## SP_wocg
module SP_wocg(
	clk,
	rst_n,
	in_valid,
	in_data,
	in_mode,
	out_valid,
	out_data
);
For scale: roughly 6900 cells after synthesis, about 520 flip-flops, about 25 I/O pins.
export LEC_CHECK = 0
export CAP_MARGIN = 0
export CORE_MARGIN = 2
export CORE_UTILIZATION = 70
export CTS_CLUSTER_SIZE = 36
export SLEW_MARGIN = 20
export SYNTH_MEMORY_MAX_BITS = 16384
create_clock -name core_clock -period 5.29 [get_ports {clk}]
run.sh (not shown) runs the stock make flow with config.mk's settings and CLKGATE_MAP_FILE=.
The baseline never finished: it broke off in 5_1_grt (GRT-0232).
Edit:
CAP_MARGIN = 20   (was 0)
CORE_UTILIZATION = 72   (was 70)
CTS_CLUSTER_SIZE = unset   (was 36)
clock period = 6.72 ns   (was 5.29 ns; I/O delays follow)
With this change the flow produced a clean layout. Die size drops by a few percent. Synthesized cell count does not change. Area after synthesis does not change.
Edit:
CTS_CLUSTER_DIAMETER = 213   (was unset)
CTS_CLUSTER_SIZE = 100   (was unset)
clock period = 4.58 ns   (was 6.72 ns; I/O delays follow)
The new run aborted during 4_1_cts on DPL-0033.
Die size is unchanged.
Area after synthesis stays the same.
Synthesized cell count is unchanged.
Edit:
PLACE_DENSITY = 0.37   (was unset)
SETUP_SLACK_MARGIN = -0.12   (was unset)
TNS_END_PERCENT = 10   (was unset)
clock period = 4.63 ns   (was 4.58 ns; I/O delays follow)
What happened: The changed run did not get past 5_1_grt. Synthesized area stays the same. Die size does not change. Synthesized cell count stays the same.
Edit:
CORE_UTILIZATION = 70   (was 72)
CTS_CLUSTER_DIAMETER = unset   (was 213)
CTS_CLUSTER_SIZE = unset   (was 100)
PLACE_DENSITY = unset   (was 0.37)
SETUP_SLACK_MARGIN = unset   (was -0.12)
TNS_END_PERCENT = unset   (was 10)
clock period = 6.3 ns   (was 4.63 ns; I/O delays follow)
Outcome: With this change the flow completed with no timing, DRC or antenna violations. Die size is higher by 2.8%. Area after synthesis stays the same. Synthesized cell count stays the same.

========
alpha:
SP_wocg again, from the RTL that the note above started with.
Settings: LEC_CHECK=0, ABC_AREA=1, CAP_MARGIN=20, CORE_MARGIN=2, CORE_UTILIZATION=64, CTS_CLUSTER_SIZE=95, SETUP_SLACK_MARGIN=1.88, SLEW_MARGIN=20, SYNTH_MEMORY_MAX_BITS=16384, TNS_END_PERCENT=5; clock period 6.54 ns.
alpha | stages: all done | timing, DRC, antenna: all pass
> inputs changed (alpha -> beta)
Settings: TNS_END_PERCENT no longer set, was 5; CORE_UTILIZATION now 70, was 64; CTS_CLUSTER_SIZE now 72, was 95; SETUP_SLACK_MARGIN no longer set, was 1.88; the clock period (ns, I/O delays scaled along) now 5.29, was 6.54.
### Flow results
- beta did not finish: a tool error stopped it during 5_1_grt.
- Number of synthesized flops with an enable pin came out exactly the same in beta and alpha.
- Relative to alpha, the number of setup buffers added after CTS of beta is lower by 0.98%.
- Total of cells resized after clock tree synthesis delta for beta relative to alpha: 130% higher
- What alpha reported for number of buffers added by the clock tree synthesis step has to be multiplied by 0.949 to get the figure for beta.
- beta against alpha: post-synthesis share of cell area spent on full adders, half adders and majority gates ~0 delta, horizontal die dimension -13 microns.
### beta -> gamma
Settings: clearing CTS_CLUSTER_SIZE, which used to be 72; clearing ABC_AREA, which used to be 1; swapping 5.29 for 6.35 in the clock period (ns, I/O delays scaled along).
==> results <==
gamma completed every stage of the flow, and the final layout passed the timing, DRC and antenna checks. Summary: with beta as the reference, detailed placement HPWL in gamma moved down by a little under 10%. Relative to beta, the summed instance area of the synthesized netlist measured on gamma has decreased slightly. On die height, beta tracks gamma almost exactly.

========
SP_wocg again, from the RTL that the note above started with.
==> flow/config.mk <==
export PLATFORM = sky130hd
export DESIGN_NAME = SP_wocg
export DESIGN_NICKNAME = SP_wocg
export VERILOG_FILES = /design/flow/design.v
export SDC_FILE = /design/flow/constraint.sdc
export NUM_CORES = 4
export LEC_CHECK = 0
export CAP_MARGIN = 10
export CELL_PAD_IN_SITES_GLOBAL_PLACEMENT = 1
export CORE_MARGIN = 2
export CORE_UTILIZATION = 70
export PLACE_DENSITY_LB_ADDON = 0.04
export SETUP_SLACK_MARGIN = -0.43
export SLEW_MARGIN = 20
export SYNTH_MEMORY_MAX_BITS = 16384
==> flow/constraint.sdc <==
create_clock -name core_clock -period 5.1 [get_ports {clk}]
set_input_delay 1.0200 -clock core_clock [delete_from_list [all_inputs] [get_ports {clk}]]
set_output_delay 1.0200 -clock core_clock [all_outputs]
set_load 0.01 [all_outputs]
The first run died in global placement without I/O (3_1_place_gp_skip_io).
Next try:
CORE_UTILIZATION = 72   (was 70)
SETUP_SLACK_MARGIN = -0.38   (was -0.43)
=> The new run died in global placement without I/O (3_1_place_gp_skip_io) (FLW-0024). Synthesized cell count stays the same. Synthesized area does not change. Die area is lower by 2.7%.
